**run.sh**
```bash
#!/bin/bash
# the make line also repeats each setting of config.mk as NAME=value (left out here)
make -C /OpenROAD-flow-scripts/flow DESIGN_CONFIG=/design/flow/config.mk WORK_HOME=/design/flow/orfs CLKGATE_MAP_FILE= finish
```
**config.mk**
```make
export PLATFORM = sky130hd
export DESIGN_NAME = calculator
export DESIGN_NICKNAME = calculator
export VERILOG_FILES = /design/flow/design.v
export SDC_FILE = /design/flow/constraint.sdc
export NUM_CORES = 4
export LEC_CHECK = 0
export CAP_MARGIN = 25
export CORE_ASPECT_RATIO = 1.63
export CORE_MARGIN = 2
export CORE_UTILIZATION = 18
export SLEW_MARGIN = 35
```
**constraint.sdc**
```tcl
create_clock -name core_clock -period 14.3 [get_ports {clk}]
set_input_delay 2.8600 -clock core_clock [delete_from_list [all_inputs] [get_ports {clk}]]
set_output_delay 2.8600 -clock core_clock [all_outputs]
set_load 0.01 [all_outputs]
```
**design.v**
```verilog
module converter_ascii_number (
	input [7:0] ascii_in,
	output[7:0] number_out);
	assign number_out = ascii_in;
endmodule
module operator_converter (
	input [7:0] in,
	output [7:0] out
);
localparam ADD = 0,
			SUB = 1,
			MULT = 2,
			DIV = 3;
assign out = (in == 8'd20) ? ADD : (in == 8'd21) ? SUB : (in == 8'd22) ? MULT : DIV;
endmodule
module convert_to_number
(
	input [7:0] num0,
	input [7:0] num1,
	input [7:0] num2,
	input [1:0] mode,
	output reg [7:0] out
);
always @(*) begin
	if (mode == 2'd0) begin
		out = num0;
	end
	else if (mode == 2'd1) begin
		out = num0*10 + num1;
	end
	else begin
		out = num0*100 + num1*10 + num2;
	end
end
endmodule
module divider (
	input clk,
	output rfd,
	input [7:0] dividend,
	input [7:0] divisor,
	output [7:0] quotient,
	output [7:0] fractional
);
	assign rfd = 1'b1;
	assign quotient = (divisor == 8'd0) ? 8'hFF : dividend / divisor;
	assign fractional = (divisor == 8'd0) ? dividend : dividend % divisor;
endmodule
module stack #(parameter size = 100)(
	input rst,
	input clk,
	input [7:0] data_in,
	input push_en,
	input pop_en,
	output [7:0] data_out,
	output is_empty	
);
	reg [7: 0] mem[size-1:0];
	reg[7:0] sp;
	always @(posedge clk) begin : proc_push
		if (rst)
			sp <= 0;
		else begin
			if (push_en) begin
				mem[sp] <= data_in;
				sp <= sp + 1;
			end
			if (pop_en) begin
					sp <= sp - 1'd1;
			end
		end
	end
	assign is_empty = (sp == 0);
	assign data_out = is_empty ? 8'd0 : mem[sp-1];
endmodule
module datapath (
	input clk,
	input rst,
	input num0_en,
	input num1_en,
	input num2_en,
	input index_cnt,
	input sel,
	input [1:0] mode,
	input operand_push,
	input operand_pop,
	input operator_push,
	input operator_pop,
	input num_clr,
	input result_en,
	input op1_en,
	input op2_en,
	input operator_en,
	output is_operand,
	output is_operator,
	output is_lt,
	output is_empty,
	output is_hash,
	output [7:0] data_out,
	output [7:0] rm,
	output rfd,
	output is_div,
	output op_is_empty,
	input [7:0] rom_data_in,
	output [6:0] rom_addr
);
localparam ADD = 0,
			SUB = 1,
			MULT = 2,
			DIV = 3;
wire [7:0] rom_data;
wire [7:0] converted_operator;
wire [7:0] converted_asci;
wire [7:0] convereted_decimal;
wire [7:0] top_operator;
wire [7:0] top_operand;
wire [7:0] operand_data_in;
wire [7:0] operator_data_in;
wire [7:0] divider_out, fractional;
wire operand_empty;
reg [7:0] num0, num1, num2;
reg [6:0] rom_index;
reg [7:0] result;
reg [7:0] op1, op2;
reg [7:0] operator;
assign rm = op2;
assign op_is_empty = is_empty;
assign rom_data = rom_data_in;
assign rom_addr = rom_index;
converter_ascii_number ascii_converter(rom_data, converted_asci);
convert_to_number decimal_converter(num0, num1, num2, mode, convereted_decimal);
operator_converter operator_converter(rom_data, converted_operator);
stack operands(.rst(rst), .clk(clk), .data_in(operand_data_in), .push_en(operand_push), .pop_en(operand_pop), .data_out(top_operand), .is_empty(operand_empty));
stack operators(.rst(rst), .clk(clk), .data_in(converted_operator), .push_en(operator_push), .pop_en(operator_pop), .data_out(top_operator), .is_empty(is_empty));
divider divider (
	.clk(clk),  
	.rfd(rfd),  
	.dividend(op1),  
	.divisor(op2),  
	.quotient(divider_out),  
	.fractional(fractional)
);  
assign is_div = top_operator == DIV;
assign data_out = top_operand;
assign operand_data_in = sel ? result : convereted_decimal;
assign is_operand = (rom_data >= 0 && rom_data < 10) ? 1 : 0;
assign is_operator = (rom_data >= 20 && rom_data <= 30) ? 1 : 0;
assign is_hash = rom_data == 8'd10;
assign is_lt = is_empty? 0: (converted_operator==ADD && (top_operator==SUB || top_operator==MULT || top_operator==DIV))
 		|| (converted_operator==SUB && (top_operator==MULT || top_operator==DIV)) 
		|| (converted_operator==DIV && (top_operator==MULT || top_operator==DIV));
always @(posedge clk) begin
	if (rst || num_clr) begin
		num0 <= 0;
		num1 <= 0;
		num2 <= 0;
	end
	else if (num0_en)
		num0 <= rom_data;
	else if (num1_en)
		num1 <= rom_data;
	else if (num2_en)
		num2 <= rom_data;
end
always @(posedge clk) begin
	if (rst) begin
		op1 <= 0;
		op2 <= 0;
	end
	else if (op1_en)
		op1 <= top_operand;
	else if (op2_en)
		op2 <= top_operand; 
end
always @(posedge clk) begin
	if (rst)
		operator <= 0;
	else if (operator_en)
		operator <= top_operator;
end
always @(posedge clk) begin
	if (rst)
		rom_index <= 0;
	else if (index_cnt)
		rom_index <= rom_index + 1;
end
always @(*) begin
	result = 0;
	begin
		if (operator == ADD) result = op1 + op2;
		else if (operator == SUB) result = op1 - op2;
		else if (operator == MULT) result = op1 * op2;
		else if (operator == DIV) result = divider_out;
	end
end
endmodule
module controller(
	input clk,
	input rst,
	input start,
	input is_operand,
	input is_operator,
	input is_lt,
	input is_empty,
	input is_hash,
	input is_div,
	input op_is_empty,
	output reg num0_en,
	output reg num1_en,
	output reg num2_en,
	output reg index_cnt,
	output reg sel,
	output reg operand_push,
	output reg operator_push,
	output reg operand_pop,
	output reg operator_pop,
	output reg num_clr,
	output reg result_en,
	output reg op1_en,
	output reg op2_en,
	output reg operator_en,
	output [1:0] mode,
	output reg done,
	output reg [4:0] ps
);
reg [4:0] ns, div_count;
reg [1:0] count;
assign mode = count-1;
always @(*) begin
	ns = 5'd0;
	case (ps)
		5'd0: if(start) ns = 1;
			else ns = 0;
		5'd1: if(is_operand) ns = 2;
			  else if(is_hash) ns = 9;
		5'd3: if(is_operator && is_lt==0) ns = 8;
				else if(is_operator && is_lt) ns = 17;
				else if (is_operand) ns=2;
			  else if(is_hash) ns = 9;
		5'd8: ns = 1;
		5'd10: if(op_is_empty) ns = 16;
				else ns = 11;
		5'd14: if(is_div &&  div_count<15 ) ns = 5'd14;
				else ns = 5'd15;
		5'd15: if(op_is_empty) ns = 16;
				else ns = 10;
		5'd16: ns = 16;
		5'd22: if(div_count<15 && is_div) ns = 5'd22;
				else ns = 5'd23;
		5'd24: ns = 1;
		default: ns = ps + 1;
	endcase
end
always @(posedge clk) begin
	if (rst) begin
		ps <= 5'd0;
		div_count <= 0;
	end
	else begin
		ps <= ns;
		if (ps==10)
			div_count <= 0;
		if (is_div && ps>10)
			div_count <= div_count + 1;
		if (ps==2)
			count <= count + 1;
		if (ps==1) begin
			count <= 0;
		end
	end
end
always @(*) begin
	num0_en = 0;
	num1_en = 0;
	num2_en = 0;
	index_cnt = 0;
	sel = 0;
	operand_push = 0;
	operator_push = 0;
	operand_pop = 0;
	operator_pop = 0;
	num_clr = 0;
	result_en = 0;
	op1_en = 0;
	op2_en = 0;
	operator_en = 0;
	done = 0;
	case (ps)
		5'd1:begin
			num_clr = 1;
		end
		5'd2: begin
			if (count==0)
				num0_en = 1;
			else if(count==1)
				num1_en = 1;
			else if (count==2)
				num2_en = 1;
			index_cnt = 1;
		end
		5'd8: begin
			operand_push = 1;
			operator_push = 1;
			index_cnt = 1;
		end
		5'd9: begin
			operand_push = 1;
		end
		5'd10: begin
			op2_en = 1;
			operator_en = 1;
		end
		5'd11: begin
			operand_pop = 1;
		end
		5'd12: begin
			op1_en = 1;
		end
		5'd13: begin
			operand_pop = 1;
		end
		5'd15: begin
			result_en = 1;
			operator_pop = 1;
			sel = 1;
			operand_push = 1;
		end
		5'd16: begin
			done = 1;
		end
		5'd17: begin
			operand_push = 1;
		end
		5'd18: begin
			op2_en = 1;
			operator_en = 1;
		end
		5'd19: begin
			operand_pop = 1;
		end
		5'd20: begin
			op1_en = 1;
		end
		5'd21: begin
			operand_pop = 1;
		end
		5'd23: begin
			operator_pop = 1;
			result_en = 1;
		end
		5'd24: begin
			sel = 1;
			operand_push = 1;
			operator_push = 1;
			index_cnt = 1;
		end
		default:
			sel = 0;
	endcase
end
endmodule
module calculator
(	
	input clk, 
	input rst,
	input start,
	input [7:0] rom_data,
	output [6:0] rom_addr,
	output done,
	output [7:0] result
);
wire is_operand, is_operator, is_lt, is_empty, is_hash,
	num0_en, num1_en, num2_en, index_cnt, sel, operand_push, operator_push,
	operand_pop, operator_pop, num_clr, result_en, op1_en, op2_en, operator_en, rfd, is_div, op_is_empty;
wire [1:0] mode;
wire [7:0] data_out, inx;
wire [4:0] ps;
controller ctrl(clk, rst, start, is_operand, is_operator, is_lt, is_empty, is_hash, is_div, op_is_empty,
				num0_en, num1_en, num2_en, index_cnt, sel, operand_push, operator_push,
				operand_pop, operator_pop, num_clr, result_en, op1_en, op2_en,
				operator_en, mode, done, ps);
datapath dp(clk, rst, num0_en, num1_en, num2_en, index_cnt, sel, mode, operand_push,
			operand_pop, operator_push, operator_pop, num_clr, result_en, op1_en,
			op2_en, operator_en, is_operand, is_operator, is_lt, is_empty, is_hash, data_out, inx, rfd, is_div, op_is_empty,
			rom_data, rom_addr);
assign result = data_out;
endmodule
```
==> summary.rpt, run 1 <==
RUN METRICS
----------------------------------------------------
[Global route]
  Global-route wire length before repair ........................ 172400 um
  Total track usage ........................ under 10%
  Via count of the first global-routing pass ........................ 26270
  Maximum number of pins on one net before global-route repair ........................ 104
  Total global routing overflow ........................ 0
  Initial antenna violation count ........................ 11

[Die]
  Area of the core ........................ 262200 sq um
  Die Footprint ........................ 267900 sq um
  Total number of placement rows ........................ approximately 240
  Horizontal die dimension ........................ about 410 um
  Floorplan-stage core utilization ........................ a little under a fifth
  Overall die height ........................ between 600 and 700 um
  I/O pin total ........................ 27

[Setup path]
  Capturing element type of the critical path ........................ flip-flop
  Reg2Reg Capture Point ........................ dp.operands.mem[62][0]$_DFFE_PP_
  Crit path DAT ........................ 13.34 ns
  Number of stages on the worst setup path ........................ just over 50
  Startpoint types ........................ flip-flop
  Setup slack of the most critical reg-to-reg path ........................ 1.27 ns
  Worst r2r src ........................ dp.op2[0]$_SDFFE_PP0P_
  Crit path top cell by count ........................ sky130_fd_sc_hd__o21a_1
  Cell family with the largest share of critical-path delay ........................ AND-OR/OR-AND gates
  Launch point of the critical path ........................ dp.op2[0]$_SDFFE_PP0P_
  Worst endpoint required time ........................ around 15 ns
  Critical path peak fanout ........................ 100
  CP peak stage delay ........................ 0.64 ns
  Critical path buffers and inverters ........................ 3
  Critical-path cell with the highest stage delay ........................ sky130_fd_sc_hd__dfxtp_1
  Reg2Reg Depth ........................ 51
  Worst Setup EP ........................ dp.operands.mem[62][0]$_DFFE_PP_
  Type of the worst setup path ........................ reg2reg

[Yosys]
  Synth Area per Inst ........................ 17.19 sq um
  Synth top area share ........................ 63.40%
  Cell type with the largest total area after synthesis ........................ sky130_fd_sc_hd__edfxtp_1
  Fraction of registers with async set/reset ........................ 0%
  XOR/XNOR Area Share ........................ 1.640%
  Most common cell in the synthesized netlist ........................ sky130_fd_sc_hd__edfxtp_1
  Post-synthesis cell count from yosys ........................ 2760
  Flip-flops with a built-in enable ........................ 1002
  Area of the mapped netlist ........................ 47460 sq um
  Number of instances in the synthesized netlist ........................ 2760
  Top logic cell family in the synthesized netlist ........................ multiplexers
  Area reported by Yosys stat ........................ 47460 sq um
  Synth Area in Compound Gates ........................ around 3.5%
  Synthesized-area fraction occupied by adder cells ........................ 4.350%
  Register share after synthesis ........................ 66.57%
  Top cells by count ........................ sky130_fd_sc_hd__edfxtp_1 (1002), sky130_fd_sc_hd__mux4_2 (302), sky130_fd_sc_hd__nor2_1 (284)
  Number of nets at floorplan ........................ roughly 2900
  Yosys warning total ........................ 4
  Number of synthesized register bits ........................ 1077
  Number of distinct library cells after synthesis ........................ 80
  Mux share of post-synthesis cell area ........................ 16.21%
  Synth area leaders ........................ sky130_fd_sc_hd__edfxtp_1 (63%), sky130_fd_sc_hd__mux4_2 (14%), sky130_fd_sc_hd__ha_1 (3.3%)
  Flip-flop cell with the highest count after synthesis ........................ sky130_fd_sc_hd__edfxtp_1
  Simple logic cell fraction of the synthesized area ........................ 5.726%

[Clock tree]
  Sink count of the clock tree ........................ between 1000 and 1500
  CTS tree ........................ done
  Root buffer selected by CTS ........................ sky130_fd_sc_hd__clkbuf_16
  Hold bufs inserted after CTS ........................ 0
  CTS HTree Levels ........................ 3
  Quantity of gates resized following cts ........................ 0
  Clock transition at path regs ........................ about 0.070 ns
  Max clock buf depth ........................ 3
  Clock latency at the later pin of the worst-skew pair ........................ 0.76 ns
  Number of setup buffers added after CTS ........................ 0
  CTS buffer count ........................ 100

[Final timing]
  Portion of the clock cycle consumed by the worst path in the final layout ........................ between 90% and 100%
  Post-Route Setup TNS ........................ 0 ns
  Final Hold Violation Tally ........................ 0
  Final setup violation count ........................ 0
  Worst Skew ........................ a little over 0.08 ns
  Max_slew headroom ........................ between 30 and 40%
  Timing-limited maximum frequency ........................ roughly 77 MHz
  RSZ-0062 raised after global routing ........................ no
  Post-layout min period ........................ around 13 ns
  Actual transition at the worst max-transition pin ........................ about 0.92 ns
  Final count of pins violating max slew ........................ 0

[Min path]
  Hold-critical path depth ........................ 2
  Launch point of the worst hold path ........................ dp.num0[7]$_SDFFE_PP0P_
  Destination of the worst hold path ........................ dp.num0[7]$_SDFFE_PP0P_
  Classification of the worst-slack hold path ........................ reg2reg

[Placed design]
  Placed Cells ........................ 6251
  Post-detailed-placement cell area ........................ 52450 sq um
  Input/output buffers ........................ 26
  Final Wtd Congestion ........................ 0.8299
  Post-detail-place hpwl ........................ around 76000 um

[Flow run]
  Max-capacitance violation count ........................ 0
  Log Warnings ........................ 66

[Finish]
  Area Growth Syn to Fin ........................ 17.56%
  Post-Layout Inst Area ........................ 55790 sq um
  Comb gate area ........................ 15170 sq um
  Non-Filler Instances ........................ 6442
  Number of filler instances in the final layout ........................ 27340
  Sequential Area ........................ approximately 32000 sq um
  Final nets ........................ 3008

[Detailed routing]
  Routed via count ........................ roughly 25000
  Detail-routed via count per cell ........................ 3.857
  Total length of routed wires ........................ 116400 um
  Iter 0 DRT Violations ........................ 1910
  DRT antenna net count ........................ 0
  Number of remaining DRC errors ........................ 0
  Routed wire length per instance ........................ 18.07 um
  First drt pass iteration count ........................ 5

[Outcome]
  Run status ........................ complete, no violations

----------------------------------------------------
## per-stage QoR
stage / utilization, % / hold slack (ns) / setup slack (ns)
final: 21.28 / 0.5019 / 1.275
after global routing: 21.28 / 0.5399 / 0.2176
after CTS: 21.25 / 0.5088 / 0.5647
after detailed placement: 20.01 / 0.4937 / 0.5657
after global placement: 19.99 / 0.4725 / 1.153
after floorplan: - / 0.4543 / 0.9460
## layer usage
metal	vias to the layer above	routed length, um	track usage [%]
li1	11060	-	-
met1	12940	41920	9.164
met2	617	64140	16.27
met3	223	5206	1.147
met4	10	5071	3.927
met5	-	69	0
## area by class of cell
cell class,instances,share of cell area [%]
timing repair buffer,125,1.868
tap,3509,7.870
clock buffer,123,4.694
inverter,85,0.5719
clock inverter,62,1.142
antenna,3,0.01346
sequential,1077,56.64
multi-input combinational,1458,27.20
==> run 2, diff against run 1 <==
CAP_MARGIN = 20   (was 25)
CORE_ASPECT_RATIO = default   (was 1.63)
CORE_UTILIZATION = 47   (was 18)
SLEW_MARGIN = 20   (was 35)
clock period = 11.7 ns   (was 14.3 ns; I/O delays follow)
==> summary.rpt, run 2 <==
RUN METRICS
----------------------------------------------------
[Finish]
  Sequential Area ........................ 31600 sq um (about the same)
  Number of filler instances in the final layout ........................ 7838 (-71%)
  Post-Layout Inst Area ........................ 53790 sq um (-3.6%)
  Comb gate area ........................ 15320 sq um (+0.99%)
  Area Growth Syn to Fin ........................ 13.34%
  Final nets ........................ 3034 (+0.86%)
  Non-Filler Instances ........................ 4259 (-34%)

[Final timing]
  Actual transition at the worst max-transition pin ........................ 1.150 ns (+0.2327 ns)
  Portion of the clock cycle consumed by the worst path in the final layout ........................ 96.68% (+5.6 points)
  Final Hold Violation Tally ........................ 0 (unchanged)
  Setup WS post-layout ........................ 0.3880 ns (-0.8867 ns)
  Final count of pins violating max slew ........................ 0 (unchanged)
  Max_slew headroom ........................ 23.12% (-16 points)
  Post-layout min period ........................ 11.31 ns (-1.713 ns)
  Post-Route Setup TNS ........................ 0 ns (unchanged)
  Worst Skew ........................ 0.04469 ns (-0.03701 ns)
  Timing-limited maximum frequency ........................ 88.40 MHz (+15%)
  Final setup violation count ........................ 0 (unchanged)
  RSZ-0062 raised after global routing ........................ yes

[Detailed routing]
  Post-Route M1 WL ........................ 46020 um (+9.8%)
  Topmost layer with routed signal wires ........................ met4
  Number of remaining DRC errors ........................ 0 (unchanged)
  Detail-routed via count per cell ........................ 5.898 (+53%)
  Detailed route wirelength on metal2 ........................ 52000 um (-19%)
  Met3 wire length ........................ 5363 um (+3.0%)
  Routed via count ........................ 25120 (+1.1%)
  Ant. Diodes ........................ 0 (-3)
  Routed wire length per instance ........................ 24.90 um (+38%)
  First drt pass iteration count ........................ 6 (+1)
  DRT antenna net count ........................ 0 (unchanged)
  Total length of routed wires ........................ 106100 um (-8.9%)
  Iter 0 DRT Violations ........................ 2366 (+24%)

[Clock tree]
  Max clock buf depth ........................ 3 (unchanged)
  CTS tree ........................ done
  Root buffer selected by CTS ........................ sky130_fd_sc_hd__clkbuf_16
  Sink count of the clock tree ........................ 1077 (unchanged)
  Clock latency at the later pin of the worst-skew pair ........................ 0.69 ns (-0.07 ns)
  CTS HTree Levels ........................ 3 (unchanged)
  Clock transition at path regs ........................ 0.07 ns (about the same)
  CTS buffer count ........................ 107 (+7.0%)

[Placed design]
  Post-detail-place hpwl ........................ 66270 um (-13%)
  Final Wtd Congestion ........................ 0.8328 (+0.35%)
  Worst slack at placement ........................ -0.3705 ns (-0.9362 ns)
  Input/output buffers ........................ 26 (unchanged)
  Placed Cells ........................ 4031 (-36%)
  Post-detailed-placement cell area ........................ 49630 sq um (-5.4%)

[Setup path]
  Critical path buffers and inverters ........................ 8 (+5)
  Cell family with the largest share of critical-path delay ........................ AND-OR/OR-AND gates
  Critical path peak fanout ........................ 13 (-87%)
  Worst r2r src ........................ dp.op2[5]$_SDFFE_PP0P_
  Number of stages on the worst setup path ........................ 55 (+7.8%)
  Startpoint types ........................ flip-flop
  Type of the worst setup path ........................ reg2reg
  Reg2Reg Depth ........................ 55 (+7.8%)
  CP peak stage delay ........................ 0.44 ns (-0.20 ns)
  Crit path top cell by count ........................ sky130_fd_sc_hd__o21a_1
  Launch point of the critical path ........................ dp.op2[5]$_SDFFE_PP0P_
  Crit path DAT ........................ 11.73 ns (-1.61 ns)
  Worst Setup EP ........................ dp.operands.mem[91][0]$_DFFE_PP_
  Capturing element type of the critical path ........................ flip-flop
  Worst endpoint required time ........................ 12.11 ns (-2.51 ns)
  Setup slack of the most critical reg-to-reg path ........................ 0.39 ns (-0.89 ns)
  Critical-path cell with the highest stage delay ........................ sky130_fd_sc_hd__o211ai_1
  Reg2Reg Capture Point ........................ dp.operands.mem[91][0]$_DFFE_PP_

[Yosys]
  Area of the mapped netlist ........................ 47460 sq um (unchanged)
  Flip-flop cell with the highest count after synthesis ........................ sky130_fd_sc_hd__edfxtp_1
  Synth top area share ........................ 63.40% (unchanged)
  Area reported by Yosys stat ........................ 47460 sq um (unchanged)
  Number of distinct library cells after synthesis ........................ 80 (unchanged)
  XOR/XNOR Area Share ........................ 1.640% (unchanged)
  Mux share of post-synthesis cell area ........................ 16.21% (unchanged)
  Flip-flops with a built-in enable ........................ 1002 (unchanged)
  Top cells by count ........................ sky130_fd_sc_hd__edfxtp_1 (1002), sky130_fd_sc_hd__mux4_2 (302), sky130_fd_sc_hd__nor2_1 (284)
  Number of nets at floorplan ........................ 2921 (unchanged)
  Synthesized-area fraction occupied by adder cells ........................ 4.350% (unchanged)
  Synth Area per Inst ........................ 17.19 sq um (unchanged)
  Synth area leaders ........................ sky130_fd_sc_hd__edfxtp_1 (63%), sky130_fd_sc_hd__mux4_2 (14%), sky130_fd_sc_hd__ha_1 (3.3%)
  Simple logic cell fraction of the synthesized area ........................ 5.726% (unchanged)
  Number of instances in the synthesized netlist ........................ 2760 (unchanged)
  Number of synthesized register bits ........................ 1077 (unchanged)
  Register share after synthesis ........................ 66.57% (unchanged)
  Most common cell in the synthesized netlist ........................ sky130_fd_sc_hd__edfxtp_1
  Cell type with the largest total area after synthesis ........................ sky130_fd_sc_hd__edfxtp_1
  Top logic cell family in the synthesized netlist ........................ multiplexers
  Fraction of registers with async set/reset ........................ 0% (unchanged)
  Post-synthesis cell count from yosys ........................ 2760 (unchanged)
  Synth Area in Compound Gates ........................ 3.538% (unchanged)
  Yosys warning total ........................ 4 (unchanged)

[Outcome]
  Run status ........................ complete, no violations

[Die]
  Horizontal die dimension ........................ 321.8 um (-21%)
  Overall die height ........................ 321.8 um (-51%)
  Die Footprint ........................ 103500 sq um (-61%)
  Floorplan-stage core utilization ........................ 47.39% (+29 points)
  Total number of placement rows ........................ 116 (-52%)
  I/O pin total ........................ 27 (unchanged)
  Area of the core ........................ 100100 sq um (-62%)

[Global route]
  Initial antenna violation count ........................ 2 (-9)
  Total global routing overflow ........................ 0 (unchanged)
  Via count of the first global-routing pass ........................ 25510 (-2.9%)
  Maximum number of pins on one net before global-route repair ........................ 117 (+13%)
  Global-route wire length before repair ........................ 160000 um (-7.1%)
  Total track usage ........................ 20.44% (+12 points)

[Flow run]
  Max-capacitance violation count ........................ 0 (unchanged)
  Log Warnings ........................ 62 (-6.1%)

[Min path]
  Hold-critical path depth ........................ 2 (unchanged)
  Classification of the worst-slack hold path ........................ reg2reg
  Destination of the worst hold path ........................ dp.num2[0]$_SDFFE_PP0P_
  Launch point of the worst hold path ........................ dp.num2[0]$_SDFFE_PP0P_

----------------------------------------------------
## run 2: area by class of cell
type	count	share of cell area, %
Clock buffer	132	5.267
Sequential cell	1077	58.76
Multi-Input combinational cell	1458	28.49
Tap cell	1298	3.019
Clock inverter	65	1.382
Timing Repair Buffer	144	2.491
Inverter	85	0.5932
## run 2: timing repair
action | 4_1_cts | 5_1_grt
pin swaps | 3 | 22
resized | 6 | 43
buffers inserted | 2 | 20
hold buffers | 0 | 0
hold endpoints to repair | 0 | 0
setup endpoints to repair | 100 | 100
cloned | 0 | 6
## run 2: metrics by stage
step	util, %	hold WS [ns]
floorplan	-	0.4543
global placement	49.50	0.4809
detailed placement	49.55	0.4907
CTS	53.16	0.5057
global route	53.71	0.5394
finish	53.71	0.5004
## run 2: per-layer routing
metal,vias up,track usage (%)
li1,11140,-
met4,0,5.742
met1,13070,28.49
met3,172,2.741
met2,739,33.93
met5,-,0
==> run 3, diff against run 2 <==
ABC_AREA = 0   (was default)
CELL_PAD_IN_SITES_DETAIL_PLACEMENT = 1   (was default)
CORE_ASPECT_RATIO = 0.92   (was default)
CORE_UTILIZATION = 31   (was 47)
CTS_CLUSTER_DIAMETER = 395   (was default)
GPL_TIMING_DRIVEN = 0   (was default)
HOLD_SLACK_MARGIN = -0.02   (was default)
MIN_ROUTING_LAYER = met2   (was default)
PLACE_DENSITY_LB_ADDON = 0.09   (was default)
SLEW_MARGIN = 35   (was 20)
TNS_END_PERCENT = 60   (was default)
clock period = 12.0 ns   (was 11.7 ns; I/O delays follow)
==> summary.rpt, run 3 <==
RUN METRICS
----------------------------------------------------
[Outcome]
  Run status ........................ complete, no violations

[Setup path]
  Critical path buffers and inverters ........................ 5 (-3)
  Reg2Reg Capture Point ........................ dp.operands.mem[85][0]$_DFFE_PP_
  Reg2Reg Depth ........................ 60 (+9.1%)
  Capturing element type of the critical path ........................ flip-flop
  Critical-path cell with the highest stage delay ........................ sky130_fd_sc_hd__or3_4
  Worst endpoint required time ........................ 12.51 ns (+0.40 ns)
  Type of the worst setup path ........................ reg2reg
  Launch point of the critical path ........................ dp.op2[5]$_SDFFE_PP0P_
  Startpoint types ........................ flip-flop
  Worst Setup EP ........................ dp.operands.mem[85][0]$_DFFE_PP_
  Critical path peak fanout ........................ 7 (-6)
  Crit path DAT ........................ 12.20 ns (+0.47 ns)
  Setup slack of the most critical reg-to-reg path ........................ 0.32 ns (-0.07 ns)
  CP peak stage delay ........................ 0.40 ns (-0.04 ns)
  Number of stages on the worst setup path ........................ 60 (+9.1%)
  Cell family with the largest share of critical-path delay ........................ AND-OR/OR-AND gates
  Crit path top cell by count ........................ sky130_fd_sc_hd__o21a_1
  Worst r2r src ........................ dp.op2[5]$_SDFFE_PP0P_

[Detailed routing]
  First drt pass iteration count ........................ 7 (+1)
  Number of remaining DRC errors ........................ 0 (unchanged)
  Routed wire length per instance ........................ 27.42 um (+10%)
  DRT antenna net count ........................ 0 (unchanged)
  Iter 0 DRT Violations ........................ 4677 (+98%)
  Detail-routed via count per cell ........................ 6.645 (+13%)
  Routed via count ........................ 34160 (+36%)
  Total length of routed wires ........................ 141000 um (+33%)

[Yosys]
  Synth top area share ........................ 63.40% (unchanged)
  Yosys warning total ........................ 4 (unchanged)
  Synth Area in Compound Gates ........................ 3.538% (unchanged)
  Mux share of post-synthesis cell area ........................ 16.21% (unchanged)
  Area reported by Yosys stat ........................ 47460 sq um (unchanged)
  Register share after synthesis ........................ 66.57% (unchanged)
  Area of the mapped netlist ........................ 47460 sq um (unchanged)
  Synthesized-area fraction occupied by adder cells ........................ 4.350% (unchanged)
  Simple logic cell fraction of the synthesized area ........................ 5.726% (unchanged)
  Top cells by count ........................ sky130_fd_sc_hd__edfxtp_1 (1002), sky130_fd_sc_hd__mux4_2 (302), sky130_fd_sc_hd__nor2_1 (284)
  Fraction of registers with async set/reset ........................ 0% (unchanged)
  Post-synthesis cell count from yosys ........................ 2760 (unchanged)
  Number of instances in the synthesized netlist ........................ 2760 (unchanged)
  Number of nets at floorplan ........................ 2921 (unchanged)
  XOR/XNOR Area Share ........................ 1.640% (unchanged)
  Cell type with the largest total area after synthesis ........................ sky130_fd_sc_hd__edfxtp_1
  Number of synthesized register bits ........................ 1077 (unchanged)
  Synth area leaders ........................ sky130_fd_sc_hd__edfxtp_1 (63%), sky130_fd_sc_hd__mux4_2 (14%), sky130_fd_sc_hd__ha_1 (3.3%)
  Flip-flops with a built-in enable ........................ 1002 (unchanged)
  Most common cell in the synthesized netlist ........................ sky130_fd_sc_hd__edfxtp_1
  Number of distinct library cells after synthesis ........................ 80 (unchanged)
  Flip-flop cell with the highest count after synthesis ........................ sky130_fd_sc_hd__edfxtp_1
  Top logic cell family in the synthesized netlist ........................ multiplexers
  Synth Area per Inst ........................ 17.19 sq um (unchanged)

[Global route]
  Initial antenna violation count ........................ 1 (-1)
  Via count of the first global-routing pass ........................ 41570 (+63%)
  Total track usage ........................ 26.94% (+6.5 points)
  Global-route wire length before repair ........................ 204400 um (+28%)
  Maximum number of pins on one net before global-route repair ........................ 53 (-55%)
  Total global routing overflow ........................ 0 (unchanged)

[Clock tree]
  Sink count of the clock tree ........................ 1077 (unchanged)
  Root buffer selected by CTS ........................ sky130_fd_sc_hd__clkbuf_16
  Clock latency at the later pin of the worst-skew pair ........................ 0.78 ns (+0.09 ns)
  CTS HTree Levels ........................ 3 (unchanged)
  CTS tree ........................ done
  Clock transition at path regs ........................ 0.06 ns (about the same)
  Max clock buf depth ........................ 3 (unchanged)
  CTS buffer count ........................ 117 (+9.3%)
  Hold bufs inserted after CTS ........................ 0 (unchanged)

[Finish]
  Share of the core filled with cells in the final layout ........................ 37.04% (-17 points)
  Area Growth Syn to Fin ........................ 18.54%
  Final nets ........................ 3187 (+5.0%)

[Final timing]
  Final count of pins violating max slew ........................ 0 (unchanged)
  Post-layout min period ........................ 11.68 ns (+0.3707 ns)
  Final setup violation count ........................ 0 (unchanged)
  Worst Skew ........................ 0.05239 ns (+0.007697 ns)
  Portion of the clock cycle consumed by the worst path in the final layout ........................ 97.36% (+0.67 points)
  Max_slew headroom ........................ 36.16% (+13 points)
  Actual transition at the worst max-transition pin ........................ 0.9541 ns (-0.1956 ns)
  Timing-limited maximum frequency ........................ 85.60 MHz (-3.2%)
  Final Hold Violation Tally ........................ 0 (unchanged)
  RSZ-0062 raised after global routing ........................ yes

[Min path]
  Destination of the worst hold path ........................ dp.num2[4]$_SDFFE_PP0P_
  Launch point of the worst hold path ........................ dp.num2[4]$_SDFFE_PP0P_
  Hold-critical path depth ........................ 2 (unchanged)
  Classification of the worst-slack hold path ........................ reg2reg

[Placed design]
  Input/output buffers ........................ 25 (-3.8%)
  Final Wtd Congestion ........................ 0.9150 (+9.9%)
  Post-detail-place hpwl ........................ 97570 um (+47%)

[Flow run]
  Max-capacitance violation count ........................ 0 (unchanged)
  Log Warnings ........................ 46 (-26%)

[Die]
  Total number of placement rows ........................ 137 (+18%)
  Area of the core ........................ 151900 sq um (+52%)
  Floorplan-stage core utilization ........................ 31.25% (-16 points)
  I/O pin total ........................ 27 (unchanged)
  Horizontal die dimension ........................ 411.9 um (+28%)
  Die Footprint ........................ 156200 sq um (+51%)
  Overall die height ........................ 379.3 um (+18%)

----------------------------------------------------
run 3: area by class of cell:
cell class,count,area (sq um)
antenna,2,5.005
buffer,140,676.9
clock buffer,139,3053
clock inverter,78,723.2
fill,15190,95620
inverter,85,326.6
multi-input combinational,1458,15660
sequential,1077,31610
tap,2015,2521
timing repair buffer,147,1680
run 3: stage by stage:
stage	TNS, ns	std cells	instance area, sq um	hold WS [ns]	setup WS [ns]
after floorplan	0	2760	47490	0.4543	0.08253
after global placement	-2716.83	4800	50260	0.4781	-7.237
after detailed placement	-292.67	4871	51590	0.5009	-2.468
after CTS	0	5106	55580	0.5173	0.0006555
after global routing	-24.13	5139	56250	0.5461	-0.3555
final	0	5141	56250	0.5073	0.3173
run 3: timing repair:
item,CTS,global route
setup buffers,18,31
cloned,0,2
setup endpoints to repair,200,100
pin swaps,8,44
resized,25,57
run 3: layer usage:
layer  global-route usage [%]  vias up  wire [um]
met5                    7.931        -       1426
li1                         -    11390          -
met2                    30.97    10230      71880
met1                        -    11850          0
met4                    5.220       46       6847
met3                    37.22      658      60840
==> run 4, diff against run 3 <==
ABC_AREA = 1   (was 0)
CAP_MARGIN = 5   (was 20)
CELL_PAD_IN_SITES_DETAIL_PLACEMENT = default   (was 1)
CELL_PAD_IN_SITES_GLOBAL_PLACEMENT = 1   (was default)
CORE_ASPECT_RATIO = default   (was 0.92)
CORE_UTILIZATION = 22   (was 31)
CTS_CLUSTER_DIAMETER = default   (was 395)
HOLD_SLACK_MARGIN = default   (was -0.02)
MAX_ROUTING_LAYER = met4   (was default)
MIN_ROUTING_LAYER = default   (was met2)
PLACE_DENSITY_LB_ADDON = 0.15   (was 0.09)
SETUP_SLACK_MARGIN = 2.41   (was default)
SLEW_MARGIN = 20   (was 35)
TNS_END_PERCENT = default   (was 60)
clock period = 9.8 ns   (was 12.0 ns; I/O delays follow)
==> summary.rpt, run 4 <==
RUN METRICS
----------------------------------------------------
[Global route]
  Global-route wire length before repair ........................ 290200 um (+42%)
  Via count of the first global-routing pass ........................ 35940 (-14%)
  Initial antenna violation count ........................ 11 (+10)
  Total track usage ........................ 18.49% (-8.4 points)
  Total global routing overflow ........................ 0 (unchanged)
  Maximum number of pins on one net before global-route repair ........................ 101 (+91%)

[Yosys]
  Fraction of registers with async set/reset ........................ 0% (unchanged)
  Top logic cell family in the synthesized netlist ........................ simple AND/OR/NAND/NOR gates
  Mux share of post-synthesis cell area ........................ 0% (-16 points)
  Top cells by count ........................ sky130_fd_sc_hd__nand2_1 (1019), sky130_fd_sc_hd__edfxtp_1 (1002), sky130_fd_sc_hd__nand3_1 (501)
  Simple logic cell fraction of the synthesized area ........................ 17.12% (+11 points)
  Number of nets at floorplan ........................ 4732 (+62%)
  Flip-flop cell with the highest count after synthesis ........................ sky130_fd_sc_hd__edfxtp_1
  Most common cell in the synthesized netlist ........................ sky130_fd_sc_hd__nand2_1
  Area of the mapped netlist ........................ 49490 sq um (+4.3%)
  Yosys warning total ........................ 4 (unchanged)
  Flip-flops with a built-in enable ........................ 1002 (unchanged)
  Synth area leaders ........................ sky130_fd_sc_hd__edfxtp_1 (61%), sky130_fd_sc_hd__nand2_1 (7.7%), sky130_fd_sc_hd__nand3_1 (5.1%)
  Number of distinct library cells after synthesis ........................ 64 (-20%)
  Post-synthesis cell count from yosys ........................ 4571 (+66%)
  Synth top area share ........................ 60.80% (-2.6 points)
  Number of instances in the synthesized netlist ........................ 4571 (+66%)
  Synth Area per Inst ........................ 10.83 sq um (-37%)
  Register share after synthesis ........................ 63.83% (-2.7 points)
  Synth Area in Compound Gates ........................ 8.995% (+5.5 points)
  Number of synthesized register bits ........................ 1077 (unchanged)
  Synthesized-area fraction occupied by adder cells ........................ 4.172% (-0.18 points)
  XOR/XNOR Area Share ........................ 1.461% (-0.18 points)
  Area reported by Yosys stat ........................ 49490 sq um (+4.3%)
  Cell type with the largest total area after synthesis ........................ sky130_fd_sc_hd__edfxtp_1

[Setup path]
  Number of stages on the worst setup path ........................ 68 (+13%)
  Startpoint types ........................ flip-flop
  Reg2Reg Depth ........................ 68 (+13%)
  Crit path DAT ........................ 9.74 ns (-2.46 ns)
  Critical path buffers and inverters ........................ 11 (+6)
  Crit path top cell by count ........................ sky130_fd_sc_hd__nand2_2
  Cell family with the largest share of critical-path delay ........................ simple AND/OR/NAND/NOR gates
  Worst r2r src ........................ dp.op2[0]$_SDFFE_PP0P_
  Setup slack of the most critical reg-to-reg path ........................ 0.57 ns (+0.26 ns)
  Worst endpoint required time ........................ 10.31 ns (-2.20 ns)
  Critical-path cell with the highest stage delay ........................ sky130_fd_sc_hd__dfxtp_4
  Worst Setup EP ........................ dp.operands.mem[76][0]$_DFFE_PP_
  Capturing element type of the critical path ........................ flip-flop
  Type of the worst setup path ........................ reg2reg
  Reg2Reg Capture Point ........................ dp.operands.mem[76][0]$_DFFE_PP_
  Launch point of the critical path ........................ dp.op2[0]$_SDFFE_PP0P_
  CP peak stage delay ........................ 0.41 ns (about the same)
  Critical path peak fanout ........................ 8 (+1)

[Placed design]
  Post-detailed-placement cell area ........................ 54760 sq um (+6.1%)
  Input/output buffers ........................ 25 (unchanged)
  Final Wtd Congestion ........................ 0.8963 (-2.0%)
  Post-detail-place hpwl ........................ 147100 um (+51%)

[Detailed routing]
  Detail-routed via count per cell ........................ 4.586 (-31%)
  DRT antenna net count ........................ 0 (unchanged)
  First drt pass iteration count ........................ 5 (-2)
  Iter 0 DRT Violations ........................ 3548 (-24%)
  Routed via count ........................ 36390 (+6.5%)
  Routed wire length per instance ........................ 26.62 um (-2.9%)
  Number of remaining DRC errors ........................ 0 (unchanged)
  Total length of routed wires ........................ 211200 um (+50%)

[Clock tree]
  Sink count of the clock tree ........................ 1077 (unchanged)
  Clock transition at path regs ........................ 0.06 ns (about the same)
  CTS HTree Levels ........................ 3 (unchanged)
  CTS buffer count ........................ 121 (+3.4%)
  Clock latency at the later pin of the worst-skew pair ........................ 0.78 ns (about the same)
  CTS tree ........................ done
  Hold bufs inserted after CTS ........................ 0 (unchanged)
  Root buffer selected by CTS ........................ sky130_fd_sc_hd__clkbuf_16
  Max clock buf depth ........................ 3 (unchanged)

[Finish]
  Share of the core filled with cells in the final layout ........................ 26.68% (-10 points)
  Number of filler instances in the final layout ........................ 23720 (+56%)
  Final nets ........................ 4997 (+57%)
  Area Growth Syn to Fin ........................ 20.89%
  Post-Layout Inst Area ........................ 59830 sq um (+6.3%)

[Final timing]
  Post-layout min period ........................ 9.227 ns (-2.456 ns)
  Portion of the clock cycle consumed by the worst path in the final layout ........................ 94.15% (-3.2 points)
  RSZ-0062 raised after global routing ........................ yes
  Final Hold Violation Tally ........................ 0 (unchanged)
  Max_slew headroom ........................ 16.55% (-20 points)
  Worst Skew ........................ 0.06174 ns (+0.009351 ns)
  Timing-limited maximum frequency ........................ 108.4 MHz (+27%)
  Final setup violation count ........................ 0 (unchanged)
  Final count of pins violating max slew ........................ 0 (unchanged)
  Actual transition at the worst max-transition pin ........................ 1.252 ns (+0.2976 ns)

[Min path]
  Hold-critical path depth ........................ 2 (unchanged)
  Classification of the worst-slack hold path ........................ reg2reg
  Launch point of the worst hold path ........................ dp.num0[7]$_SDFFE_PP0P_
  Destination of the worst hold path ........................ dp.num0[7]$_SDFFE_PP0P_

[Die]
  Floorplan-stage core utilization ........................ 22.07% (-9.2 points)
  Die Footprint ........................ 228800 sq um (+46%)
  Area of the core ........................ 224200 sq um (+48%)
  Total number of placement rows ........................ 174 (+27%)
  Overall die height ........................ 478.3 um (+26%)
  Horizontal die dimension ........................ 478.3 um (+16%)
  I/O pin total ........................ 27 (unchanged)

[Flow run]
  Max-capacitance violation count ........................ 0 (unchanged)
  Log Warnings ........................ 51 (+11%)

[Outcome]
  Run status ........................ complete, no violations

----------------------------------------------------
run 4: cell type report:
class,count,area [sq um],share of cell area (%)
Antenna cell,4,10.01,0.01673
Inverter,238,938.4,1.569
Sequential cell,1077,31610,52.84
Timing Repair Buffer,141,1902,3.179
Clock buffer,145,3139,5.247
Buffer,259,1300,2.173
Multi-Input combinational cell,2998,16460,27.51
Clock inverter,80,721.9,1.207
Tap cell,2992,3744,6.257
run 4: metrics by stage:
step                      std cells  hold slack, ns  setup WS, ns  TNS (ns)
after global placement         7588          0.4919        -3.478  -1023.94
after global routing           7932          0.5212      -0.02255   -0.3558
final                          7934          0.5023        0.5734         0
after CTS                      7901          0.5075        0.2938         0
after floorplan                4571          0.4357        0.5376         0
after detailed placement       7634          0.4983        -1.037   -123.88
run 4: repair_timing:
action                     CTS  global route
setup endpoints to repair  308           349
gates cloned                 3             7
pin swaps                   24            52
buffers inserted            39            21
resized                     41            78
run 4: metal layers:
metal	global-route usage (%)	vias up	routed length (um)
met5	-	-	0
li1	-	16740	-
met4	4.583	0	5352
met1	24.80	18310	96030
met3	2.652	258	11520
met2	29.31	1079	98330
==> run 5, diff against run 4 <==
ABC_AREA = default   (was 1)
CAP_MARGIN = 35   (was 5)
CELL_PAD_IN_SITES_GLOBAL_PLACEMENT = default   (was 1)
CORE_UTILIZATION = 72   (was 22)
CTS_CLUSTER_DIAMETER = 382   (was default)
CTS_CLUSTER_SIZE = 18   (was default)
GPL_TIMING_DRIVEN = default   (was 0)
HOLD_SLACK_MARGIN = 0.29   (was default)
MAX_ROUTING_LAYER = default   (was met4)
PLACE_DENSITY_LB_ADDON = 0.0   (was 0.15)
SETUP_SLACK_MARGIN = 1.9   (was 2.41)
TNS_END_PERCENT = 10   (was default)
clock period = 6.5 ns   (was 9.8 ns; I/O delays follow)
==> summary.rpt, run 5 <==
RUN METRICS
----------------------------------------------------
[Yosys]
  Area reported by Yosys stat ........................ 47460 sq um (-4.1%)
  Synth Area per Inst ........................ 17.19 sq um (+59%)
  Area of the mapped netlist ........................ 47460 sq um (-4.1%)
  Most common cell in the synthesized netlist ........................ sky130_fd_sc_hd__edfxtp_1
  Synth top area share ........................ 63.40% (+2.6 points)
  Yosys warning total ........................ 4 (unchanged)
  Post-synthesis cell count from yosys ........................ 2760 (-40%)
  Number of nets at floorplan ........................ 2921 (-38%)
  Number of synthesized register bits ........................ 1077 (unchanged)
  XOR/XNOR Area Share ........................ 1.640% (+0.18 points)
  Simple logic cell fraction of the synthesized area ........................ 5.726% (-11 points)
  Top cells by count ........................ sky130_fd_sc_hd__edfxtp_1 (1002), sky130_fd_sc_hd__mux4_2 (302), sky130_fd_sc_hd__nor2_1 (284)
  Register share after synthesis ........................ 66.57% (+2.7 points)
  Fraction of registers with async set/reset ........................ 0% (unchanged)
  Cell type with the largest total area after synthesis ........................ sky130_fd_sc_hd__edfxtp_1
  Mux share of post-synthesis cell area ........................ 16.21% (+16 points)
  Synth area leaders ........................ sky130_fd_sc_hd__edfxtp_1 (63%), sky130_fd_sc_hd__mux4_2 (14%), sky130_fd_sc_hd__ha_1 (3.3%)
  Number of instances in the synthesized netlist ........................ 2760 (-40%)
  Synthesized-area fraction occupied by adder cells ........................ 4.350% (+0.18 points)
  Synth Area in Compound Gates ........................ 3.538% (-5.5 points)
  Number of distinct library cells after synthesis ........................ 80 (+25%)
  Top logic cell family in the synthesized netlist ........................ multiplexers
  Flip-flops with a built-in enable ........................ 1002 (unchanged)
  Flip-flop cell with the highest count after synthesis ........................ sky130_fd_sc_hd__edfxtp_1

[Placed design]
  Placed Cells ........................ 3685 (-52%)
  Post-detailed-placement cell area ........................ 50130 sq um (-8.4%)
  Final Wtd Congestion ........................ 0.8921 (-0.47%)
  Input/output buffers ........................ 26 (+4.0%)
  Post-detail-place hpwl ........................ 69610 um (-53%)
  Worst slack at placement ........................ -4.477 ns (-3.440 ns)

[Detailed routing]
  DRT antenna net count ........................ 0 (unchanged)
  Number of remaining DRC errors ........................ 0 (unchanged)
  Routed wire length per instance ........................ 32.64 um (+23%)
  Routed via count ........................ 28410 (-22%)
  First drt pass iteration count ........................ 6 (+1)
  Detail-routed via count per cell ........................ 7.256 (+58%)
  Total length of routed wires ........................ 127800 um (-40%)
  Iter 0 DRT Violations ........................ 4232 (+19%)

[Setup path]
  Reg2Reg Depth ........................ 65 (-4.4%)
  CP peak stage delay ........................ 0.36 ns (-0.05 ns)
  Crit path DAT ........................ 11.66 ns (+1.92 ns)
  Capturing element type of the critical path ........................ flip-flop
  Critical-path cell with the highest stage delay ........................ sky130_fd_sc_hd__ha_1
  Type of the worst setup path ........................ reg2reg
  Worst endpoint required time ........................ 6.90 ns (-3.41 ns)
  Number of stages on the worst setup path ........................ 65 (-4.4%)
  Cell family with the largest share of critical-path delay ........................ AND-OR/OR-AND gates
  Critical path peak fanout ........................ 13 (+5)
  Crit path top cell by count ........................ sky130_fd_sc_hd__buf_4
  Worst r2r src ........................ dp.op2[4]$_SDFFE_PP0P_
  Launch point of the critical path ........................ dp.op2[4]$_SDFFE_PP0P_
  Worst Setup EP ........................ dp.operands.mem[49][0]$_DFFE_PP_
  Reg2Reg Capture Point ........................ dp.operands.mem[49][0]$_DFFE_PP_
  Setup slack of the most critical reg-to-reg path ........................ -4.76 ns (-5.33 ns)
  Critical path buffers and inverters ........................ 19 (+8)
  Startpoint types ........................ flip-flop

[Die]
  Area of the core ........................ 65510 sq um (-71%)
  Horizontal die dimension ........................ 260.7 um (-45%)
  Die Footprint ........................ 67980 sq um (-70%)
  I/O pin total ........................ 27 (unchanged)
  Total number of placement rows ........................ 94 (-46%)
  Overall die height ........................ 260.7 um (-45%)
  Floorplan-stage core utilization ........................ 72.44% (+50 points)

[Flow run]
  Max-capacitance violation count ........................ 0 (unchanged)
  Log Warnings ........................ 60 (+18%)

[Global route]
  Initial antenna violation count ........................ 2 (-9)
  Global-route wire length before repair ........................ 185300 um (-36%)
  Maximum number of pins on one net before global-route repair ........................ 102 (+0.99%)
  Via count of the first global-routing pass ........................ 28350 (-21%)
  Total track usage ........................ 37.81% (+19 points)
  Total global routing overflow ........................ 0 (unchanged)

[Final timing]
  Worst Skew ........................ 0.05081 ns (-0.01093 ns)
  Portion of the clock cycle consumed by the worst path in the final layout ........................ 173.3% (+79 points)
  Timing-limited maximum frequency ........................ 88.80 MHz (-18%)
  Final Hold Violation Tally ........................ 0 (unchanged)
  Setup WS post-layout ........................ -4.761 ns (-5.335 ns)
  Post-layout min period ........................ 11.26 ns (+2.035 ns)
  Max_slew headroom ........................ 30.69% (+14 points)
  Actual transition at the worst max-transition pin ........................ 1.034 ns (-0.2178 ns)
  Final setup violation count ........................ 400 (+400)
  RSZ-0062 raised after global routing ........................ yes
  Fin Hold WS ........................ 0.5099 ns (+0.007532 ns)
  Final count of pins violating max slew ........................ 0 (unchanged)

[Finish]
  Non-Filler Instances ........................ 3915 (-51%)
  Area Growth Syn to Fin ........................ 13.97%
  Final nets ........................ 3190 (-36%)
  Comb gate area ........................ 15650 sq um (-4.9%)
  Number of filler instances in the final layout ........................ 2866 (-88%)
  Post-Layout Inst Area ........................ 54090 sq um (-9.6%)
  Sequential Area ........................ 31610 sq um (about the same)

[Clock tree]
  Hold bufs inserted after CTS ........................ 0 (unchanged)
  Sink count of the clock tree ........................ 1077 (unchanged)
  Root buffer selected by CTS ........................ sky130_fd_sc_hd__clkbuf_16
  CTS tree ........................ done
  CTS HTree Levels ........................ 3 (unchanged)
  Clock latency at the later pin of the worst-skew pair ........................ 0.66 ns (-0.12 ns)
  Max clock buf depth ........................ 3 (unchanged)
  CTS buffer count ........................ 69 (-43%)
  Clock transition at path regs ........................ 0.08 ns (+0.02 ns)

[Min path]
  Hold-critical path depth ........................ 2 (unchanged)
  Classification of the worst-slack hold path ........................ reg2reg
  Destination of the worst hold path ........................ dp.num0[7]$_SDFFE_PP0P_
  Launch point of the worst hold path ........................ dp.num0[7]$_SDFFE_PP0P_

[Outcome]
  Run status ........................ failed layout checks
  Layout check failures .................... setup timing

----------------------------------------------------
[run 5: per-layer routing]
metal | up-vias | wire length [um] | GRT usage, %
met3 | 499 | 13390 | 5.653
met5 | - | 17 | 0
met4 | 2 | 6845 | 16.73
met1 | 14230 | 42700 | 49.83
li1 | 11390 | - | -
met2 | 2291 | 64820 | 63.71
[run 5: final cells by class]
cell class                 count  area share [%]
sequential                  1077           58.45
timing repair buffer         338           6.394
inverter                      85          0.6038
clock inverter                 5          0.1804
tap                          864           1.999
multi-input combinational   1458           28.94
antenna                        1        0.004627
clock buffer                  87           3.435
[run 5: what timing repair did]
item / 4_1_cts / 5_1_grt
gates cloned: 10 / 0
pin swaps: 37 / 76
endpoints found under the setup margin: 772 / 740
buffers inserted: 77 / 19
resized: 114 / 100
[run 5: through the flow]
stage / util (%) / setup TNS [ns]
2_1_floorplan: - / -2125.86
3_3_place_gp: 76.25 / -869.00
3_5_place_dp: 76.53 / -1008.48
4_1_cts: 81.46 / -861.14
5_1_grt: 82.56 / -1233.74
6_report: 82.56 / -1096.61
==> run 6, diff against run 5 <==
ABC_AREA = 1   (was default)
CAP_MARGIN = 20   (was 35)
CELL_PAD_IN_SITES_DETAIL_PLACEMENT = 1   (was default)
CORE_UTILIZATION = 40   (was 72)
CTS_CLUSTER_DIAMETER = 204   (was 382)
CTS_CLUSTER_SIZE = default   (was 18)
GPL_TIMING_DRIVEN = 0   (was default)
HOLD_SLACK_MARGIN = -0.02   (was 0.29)
PLACE_DENSITY_LB_ADDON = default   (was 0.0)
SETUP_SLACK_MARGIN = default   (was 1.9)
SLEW_MARGIN = 35   (was 20)
TNS_END_PERCENT = 60   (was 10)
clock period = 12.0 ns   (was 6.5 ns; I/O delays follow)
==> summary.rpt, run 6 <==
RUN METRICS
----------------------------------------------------
[Outcome]
  Run status ........................ complete, no violations

[Final timing]
  Worst Skew ........................ 0.03554 ns (-0.01528 ns)
  Final setup violation count ........................ 0 (-100%)
  Post-layout min period ........................ 11.02 ns (-0.2455 ns)
  Final Hold Violation Tally ........................ 0 (unchanged)
  Portion of the clock cycle consumed by the worst path in the final layout ........................ 91.80% (-81 points)
  Fin Hold WS ........................ 0.4681 ns (-0.04174 ns)
  Setup WS post-layout ........................ 0.9842 ns (+5.746 ns)
  Final count of pins violating max slew ........................ 0 (unchanged)
  Actual transition at the worst max-transition pin ........................ 1.081 ns (+0.04721 ns)
  Timing-limited maximum frequency ........................ 90.78 MHz (+2.2%)
  Max_slew headroom ........................ 27.92% (-2.8 points)
  Post-Route Setup TNS ........................ 0 ns (+1096.61 ns)

[Min path]
  Destination of the worst hold path ........................ dp.num1[7]$_SDFFE_PP0P_
  Hold-critical path depth ........................ 2 (unchanged)
  Classification of the worst-slack hold path ........................ reg2reg
  Launch point of the worst hold path ........................ dp.num1[7]$_SDFFE_PP0P_

[Setup path]
  Cell family with the largest share of critical-path delay ........................ simple AND/OR/NAND/NOR gates
  Type of the worst setup path ........................ reg2reg
  Critical path buffers and inverters ........................ 11 (-8)
  Launch point of the critical path ........................ dp.op2[0]$_SDFFE_PP0P_
  Worst Setup EP ........................ dp.operands.mem[68][0]$_DFFE_PP_
  Worst r2r src ........................ dp.op2[0]$_SDFFE_PP0P_
  Critical path peak fanout ........................ 23 (+10)
  Reg2Reg Capture Point ........................ dp.operands.mem[68][0]$_DFFE_PP_
  Setup slack of the most critical reg-to-reg path ........................ 0.98 ns (+5.75 ns)
  Startpoint types ........................ flip-flop
  Number of stages on the worst setup path ........................ 71 (+9.2%)
  Crit path DAT ........................ 11.58 ns (-0.08 ns)
  Reg2Reg Depth ........................ 71 (+9.2%)
  Crit path top cell by count ........................ sky130_fd_sc_hd__nand2_1
  Capturing element type of the critical path ........................ flip-flop
  Critical-path cell with the highest stage delay ........................ sky130_fd_sc_hd__dfxtp_4
  Worst endpoint required time ........................ 12.57 ns (+5.67 ns)
  CP peak stage delay ........................ 0.45 ns (+0.09 ns)

[Yosys]
  Synth area leaders ........................ sky130_fd_sc_hd__edfxtp_1 (61%), sky130_fd_sc_hd__nand2_1 (7.7%), sky130_fd_sc_hd__nand3_1 (5.1%)
  XOR/XNOR Area Share ........................ 1.461% (-0.18 points)
  Number of instances in the synthesized netlist ........................ 4571 (+66%)
  Flip-flops with a built-in enable ........................ 1002 (unchanged)
  Synth Area in Compound Gates ........................ 8.995% (+5.5 points)
  Simple logic cell fraction of the synthesized area ........................ 17.12% (+11 points)
  Yosys warning total ........................ 4 (unchanged)
  Register share after synthesis ........................ 63.83% (-2.7 points)
  Number of distinct library cells after synthesis ........................ 64 (-20%)
  Post-synthesis cell count from yosys ........................ 4571 (+66%)
  Number of synthesized register bits ........................ 1077 (unchanged)
  Area of the mapped netlist ........................ 49490 sq um (+4.3%)
  Flip-flop cell with the highest count after synthesis ........................ sky130_fd_sc_hd__edfxtp_1
  Most common cell in the synthesized netlist ........................ sky130_fd_sc_hd__nand2_1
  Top logic cell family in the synthesized netlist ........................ simple AND/OR/NAND/NOR gates
  Synthesized-area fraction occupied by adder cells ........................ 4.172% (-0.18 points)
  Top cells by count ........................ sky130_fd_sc_hd__nand2_1 (1019), sky130_fd_sc_hd__edfxtp_1 (1002), sky130_fd_sc_hd__nand3_1 (501)
  Area reported by Yosys stat ........................ 49490 sq um (+4.3%)
  Synth Area per Inst ........................ 10.83 sq um (-37%)
  Fraction of registers with async set/reset ........................ 0% (unchanged)
  Synth top area share ........................ 60.80% (-2.6 points)
  Number of nets at floorplan ........................ 4732 (+62%)
  Cell type with the largest total area after synthesis ........................ sky130_fd_sc_hd__edfxtp_1
  Mux share of post-synthesis cell area ........................ 0% (-16 points)

[Finish]
  Post-Layout Inst Area ........................ 56580 sq um (+4.6%)
  Area Growth Syn to Fin ........................ 14.32%
  Number of filler instances in the final layout ........................ 13430 (+370%)
  Final nets ........................ 4921 (+54%)
  Non-Filler Instances ........................ 6494 (+66%)

[Clock tree]
  CTS tree ........................ done
  CTS buffer count ........................ 110 (+59%)
  Max clock buf depth ........................ 3 (unchanged)
  Clock latency at the later pin of the worst-skew pair ........................ 0.75 ns (+0.09 ns)
  Sink count of the clock tree ........................ 1077 (unchanged)
  Root buffer selected by CTS ........................ sky130_fd_sc_hd__clkbuf_16
  CTS HTree Levels ........................ 3 (unchanged)
  Clock transition at path regs ........................ 0.07 ns (about the same)

[Die]
  Total number of placement rows ........................ 129 (+37%)
  Area of the core ........................ 123300 sq um (+88%)
  I/O pin total ........................ 27 (unchanged)
  Die Footprint ........................ 126600 sq um (+86%)
  Horizontal die dimension ........................ 355.7 um (+36%)
  Overall die height ........................ 355.7 um (+36%)
  Floorplan-stage core utilization ........................ 40.13% (-32 points)

[Global route]
  Via count of the first global-routing pass ........................ 39740 (+40%)
  Global-route wire length before repair ........................ 270100 um (+46%)
  Total track usage ........................ 29.33% (-8.5 points)
  Total global routing overflow ........................ 0 (unchanged)
  Initial antenna violation count ........................ 5 (+3)
  Maximum number of pins on one net before global-route repair ........................ 51 (-50%)

[Detailed routing]
  Number of remaining DRC errors ........................ 0 (unchanged)
  Routed wire length per instance ........................ 29.00 um (-11%)
  Routed via count ........................ 38730 (+36%)
  Total length of routed wires ........................ 188300 um (+47%)
  DRT antenna net count ........................ 0 (unchanged)
  Iter 0 DRT Violations ........................ 4865 (+15%)
  First drt pass iteration count ........................ 5 (-1)
  Detail-routed via count per cell ........................ 5.964 (-18%)

[Placed design]
  Placed Cells ........................ 6276 (+70%)
  Worst slack at placement ........................ -0.1639 ns (+4.313 ns)
  Final Wtd Congestion ........................ 1.044 (+17%)
  Input/output buffers ........................ 25 (-3.8%)
  Post-detailed-placement cell area ........................ 52820 sq um (+5.4%)
  Post-detail-place hpwl ........................ 131300 um (+89%)

[Flow run]
  Log Warnings ........................ 45 (-25%)
  Max-capacitance violation count ........................ 0 (unchanged)

----------------------------------------------------
==> run 6: repair_timing <==
item                                    in CTS  in global routing
pin swaps                                    1                  0
endpoints found under the setup margin      58                182
gates resized                                0                 12
buffers inserted                             2                  6
gates cloned                                 0                  0
hold buffers                                 0                  0
==> run 6: stage by stage <==
stage	utilization (%)
finish	45.88
global route	45.88
CTS	45.75
detailed placement	42.83
global placement	42.00
floorplan	-
==> run 6: cell type report <==
cell class	instances	area [sq um]	share of cell area (%)
sequential	1077	31590	55.84
multi-input combinational	2997	16010	28.30
clock buffer	126	2834	5.009
tap	1637	2048	3.620
buffer	259	1311	2.318
timing repair buffer	77	1095	1.935
inverter	238	919.6	1.625
clock inverter	80	755.7	1.336
antenna	3	7.507	0.01327
==> run 6: routing by layer <==
metal  part of all wire, %  GRT usage, %
met1                    38         36.49
met2                    46         46.61
met3                   9.5         6.699
met4                   7.0         17.78
met5                0.0058             0
